## arkanoid_audio
module arkanoid_audio
(
	input                clk_48m,
	input                reset,       
	input          [9:0] sound_raw,   
	input                pause,
	input                vol_boost,
	output signed [15:0] sound
);
reg [8:0] div;
always @(posedge clk_48m) begin
	if(!reset)
		div <= 9'd0;
	else
		div <= div + 9'd1;
end
wire dcrm_cen = !div;
wire signed [15:0] sound_dcrm;
jt49_dcrm2 #(16) dcrm
(
	.clk(clk_48m),
	.cen(dcrm_cen),
	.rst(~reset),
	.din({5'd0, sound_raw}),
	.dout(sound_dcrm)
);
wire signed [15:0] sound_filtered;
arkanoid_lpf lpf
(
	.clk(clk_48m),
	.reset(~reset),
	.in(sound_dcrm),
	.out(sound_filtered)
);
assign sound = pause ? 16'd0 : vol_boost ? (sound_filtered <<< 16'd5) : (sound_filtered <<< 16'd4);
endmodule
export LEC_CHECK = 0
export CAP_MARGIN = 20
export CELL_PAD_IN_SITES_DETAIL_PLACEMENT = 0
export CELL_PAD_IN_SITES_GLOBAL_PLACEMENT = 0
export CORE_ASPECT_RATIO = 0.89
export CORE_MARGIN = 2
export CORE_UTILIZATION = 71
export CTS_CLUSTER_SIZE = 77
export GPL_ROUTABILITY_DRIVEN = 1
export HOLD_SLACK_MARGIN = 0.12
export MAX_ROUTING_LAYER = met4
export MIN_ROUTING_LAYER = met1
export PLACE_DENSITY_LB_ADDON = 0.07
export SLEW_MARGIN = 40
create_clock -name core_clock -period 6.35 [get_ports {clk_48m}]
run.sh (not shown) runs the stock make flow with config.mk's settings and CLKGATE_MAP_FILE=.
The first run reached the layout checks and failed them: setup timing.
Next try:
Settings changed: CELL_PAD_IN_SITES_DETAIL_PLACEMENT 0 to not set, CELL_PAD_IN_SITES_GLOBAL_PLACEMENT 0 to not set, CORE_ASPECT_RATIO 0.89 to not set, CTS_CLUSTER_SIZE 77 to not set, GPL_ROUTABILITY_DRIVEN 1 to not set, HOLD_SLACK_MARGIN 0.12 to not set, MAX_ROUTING_LAYER met4 to not set, MIN_ROUTING_LAYER met1 to not set, PLACE_DENSITY_LB_ADDON 0.07 to not set, SETUP_SLACK_MARGIN set to -0.35, SLEW_MARGIN 40 to 20.
Clock period 6.35 ns to 8.26 ns, I/O delays scaled along.
The new run produced a layout that fails on setup timing. Worst setup slack gets better by 1.9 ns. Cell area shrinks by a few percent. Routed wire length shrinks by a little under a tenth. Global-route usage shrinks by 4.6 points. Clock-buffer cell count grows by 1. Area after synthesis is unchanged. Utilization shrinks by 3.5 points. Register-to-register slack gets better by 1.9 ns. Combinational power shrinks by well over a third. Power shrinks by well over a third. Sequential share of layout area grows by 0.40 points.
Next try:
Settings changed: CORE_UTILIZATION 71 to 60, SETUP_SLACK_MARGIN -0.35 to 3.16.
Clock period 8.26 ns to 13.3 ns, I/O delays scaled along.
The new run completed without violations. Total power goes down by 38%. Cell count goes down by 6.8%. First-iteration DRC count goes down by 51%. Flip-flop count is unchanged.
Next try:
Settings changed: CORE_UTILIZATION 60 to 67, CTS_CLUSTER_DIAMETER set to 146, CTS_CLUSTER_SIZE set to 18, SETUP_SLACK_MARGIN 3.16 to -1.74.
Clock period 13.3 ns to 20.0 ns, I/O delays scaled along.
Result:
- sequential share of layout area barely changes
- total power goes down by 35%
- utilization rises by 7.1 points
- global-route usage rises by 2.5 points
- final area decreases by 0.95%
- worst hold slack barely changes
- setup slack improves by 6.2 ns
Next try:
Settings changed: ABC_AREA set to 1, CELL_PAD_IN_SITES_DETAIL_PLACEMENT set to 1, CELL_PAD_IN_SITES_GLOBAL_PLACEMENT set to 3, CORE_MARGIN 2 to 8, CORE_UTILIZATION 67 to 54, CTS_CLUSTER_DIAMETER 146 to not set, CTS_CLUSTER_SIZE 18 to 90, GPL_ROUTABILITY_DRIVEN set to 0, PLACE_DENSITY_LB_ADDON set to 0.16, SETUP_SLACK_MARGIN -1.74 to -1.72, SLEW_MARGIN 20 to 35, TNS_END_PERCENT set to 5.
With this change the flow never finished: it broke off in 3_1_place_gp_skip_io with FLW-0024.
Area after synthesis rises by 3.9%.
Synthesized cell count rises by 15%.
Die size rises by 43%.
No activity file was given, so power comes from the tool's default toggle rates.
